## gamma
Design fir, start of the top module:
module fir(
	input			clk_100k,
	input			rst_n,
	input 	signed [8:0]	samp_in,
	output 	signed [8:0]	fir_out	
);
Size in the first run: roughly 20 I/O pins, about 55000 sq um of cells after synthesis.
make LEC_CHECK=0 ABC_AREA=1 CAP_MARGIN=20 CELL_PAD_IN_SITES_GLOBAL_PLACEMENT=1 CORE_ASPECT_RATIO=0.84 CORE_MARGIN=2 CORE_UTILIZATION=72 CTS_CLUSTER_DIAMETER=217 CTS_CLUSTER_SIZE=74 GPL_ROUTABILITY_DRIVEN=1 MAX_ROUTING_LAYER=met4 MIN_ROUTING_LAYER=met1 PLACE_DENSITY_LB_ADDON=0.21 SETUP_SLACK_MARGIN=2.46 SLEW_MARGIN=30 finish   # period 12.7 ns
run.sh (not shown) runs the stock make flow with config.mk's settings and CLKGATE_MAP_FILE=.
Final checks on gamma, whose flow otherwise completed, came back failing, citing setup timing.
Modified inputs, epsilon compared to gamma
- SLEW_MARGIN changed from 30 to 0
- SETUP_SLACK_MARGIN removed (was 2.46)
- the clock period (ns, I/O delays scaled along) changed from 12.7 to 9.44
### Flow results
- STATUS run=epsilon STAGES=ALL_DONE FINAL_CHECKS=FAILED CAUSE=setup timing
- The final reports for epsilon and gamma show area overhead of the layout relative to synthesis higher in the former.
- Diff gamma -> epsilon | post-route worst hold slack | increase of 0.015 ns
- epsilon vs gamma: clock latency on the worst-skew pair up
- [compare] base=gamma new=epsilon: number of remaining DRC errors stayed essentially flat, worst setup margin fell by 3.27 ns.
- Relative to gamma, the non-clock buffer total of the final layout of epsilon is higher by about 28%.


fir again, from the RTL that the note above started with.
export LEC_CHECK = 0
export ABC_AREA = 1
export CAP_MARGIN = 20
export CORE_MARGIN = 2
export CORE_UTILIZATION = 72
export CTS_CLUSTER_SIZE = 72
export MAX_ROUTING_LAYER = met4
export PLACE_DENSITY_LB_ADDON = 0.01
export SETUP_SLACK_MARGIN = 0.74
export SLEW_MARGIN = 20
create_clock -name core_clock -period 4.5 [get_ports {clk_100k}]
The starting point finished but failed the layout checks on setup timing.
Change:
- CTS_CLUSTER_DIAMETER: not set -> 232
- CTS_CLUSTER_SIZE: 72 -> not set
- GPL_ROUTABILITY_DRIVEN: not set -> 0
- SETUP_SLACK_MARGIN: 0.74 -> 1.16
The changed run finished with setup timing left.
Area after synthesis does not change.
Global-route usage fell by 8.6 points.
Synthesized cell count is unchanged.
Change:
- ABC_AREA: 1 -> not set
- CAP_MARGIN: 20 -> 15
- CTS_CLUSTER_DIAMETER: 232 -> not set
- GPL_ROUTABILITY_DRIVEN: 0 -> not set
- MAX_ROUTING_LAYER: met4 -> not set
- PLACE_DENSITY_LB_ADDON: 0.01 -> not set
- SETUP_SLACK_MARGIN: 1.16 -> -0.89
- clock period: 4.5 -> 13.4 ns (I/O delays scaled with it)
What happened: The changed run finished but fails on setup timing. Synthesized area falls by 1.7%. Worst setup slack gets better by 7300 ps. Wire length decreases by 7.8%. Core utilization falls by 4.1 points. Clock-buffer cell count drops by 2.


Starting RTL as in the previous note.
// fir
module fir(
	input			clk_100k,
	input			rst_n,
	input 	signed [8:0]	samp_in,
	output 	signed [8:0]	fir_out	
);
export LEC_CHECK = 0
export CAP_MARGIN = 0
export CELL_PAD_IN_SITES_DETAIL_PLACEMENT = 1
export CELL_PAD_IN_SITES_GLOBAL_PLACEMENT = 2
export CORE_ASPECT_RATIO = 0.6
export CORE_MARGIN = 8
export CORE_UTILIZATION = 59
export CTS_CLUSTER_DIAMETER = 52
export CTS_CLUSTER_SIZE = 87
export GPL_ROUTABILITY_DRIVEN = 0
export GPL_TIMING_DRIVEN = 0
export MAX_ROUTING_LAYER = met4
export MIN_ROUTING_LAYER = met1
export PLACE_DENSITY = 0.86
export SETUP_SLACK_MARGIN = 2.08
export SLEW_MARGIN = 20
export TNS_END_PERCENT = 35
create_clock -name core_clock -period 16.8 [get_ports {clk_100k}]
The first run completed without violations.
Rerun with:
==> flow/config.mk (replaced) <==
export PLATFORM = sky130hd
export DESIGN_NAME = fir
export DESIGN_NICKNAME = fir
export VERILOG_FILES = /design/flow/design.v
export SDC_FILE = /design/flow/constraint.sdc
export NUM_CORES = 4
export LEC_CHECK = 0
export CAP_MARGIN = 5
export CORE_MARGIN = 9
export CORE_UTILIZATION = 29
export GPL_ROUTABILITY_DRIVEN = 0
export GPL_TIMING_DRIVEN = 0
export MAX_ROUTING_LAYER = met4
export MIN_ROUTING_LAYER = met2
export SETUP_SLACK_MARGIN = 1.01
export SLEW_MARGIN = 20
==> flow/constraint.sdc (replaced) <==
create_clock -name core_clock -period 16.0 [get_ports {clk_100k}]
set_input_delay 3.2000 -clock core_clock [delete_from_list [all_inputs] [get_ports {clk_100k}]]
set_output_delay 3.2000 -clock core_clock [all_outputs]
set_load 0.01 [all_outputs]
After rerunning:
- With this change the flow ran to the end with violations: negative setup slack
- design area goes up by about 3.4%
- setup slack is worse by 0.90 ns
- routed wire length goes down by about 16%
- global-route usage goes down by 13 points
- hold slack is better by 0.037 ns
- die area goes up by 99%
- first-iteration DRC count goes up to 2.5 times its value
Rerun with:
--- a/flow/config.mk
+++ b/flow/config.mk
@@ -8,4 +8,3 @@
-export CAP_MARGIN = 5
-export CORE_MARGIN = 9
-export CORE_UTILIZATION = 29
-export GPL_ROUTABILITY_DRIVEN = 0
+export CAP_MARGIN = 30
+export CORE_MARGIN = 2
+export CORE_UTILIZATION = 21
@@ -13 +11,0 @@
-export MAX_ROUTING_LAYER = met4
@@ -15 +13 @@
-export SETUP_SLACK_MARGIN = 1.01
+export SETUP_SLACK_MARGIN = 2.64
What happened:
- The new run finished but failed the layout checks on negative setup slack
- utilization falls by 8.5 points
- die area rises by 29%
- maximum frequency hardly moves
- design area rises by about 2%
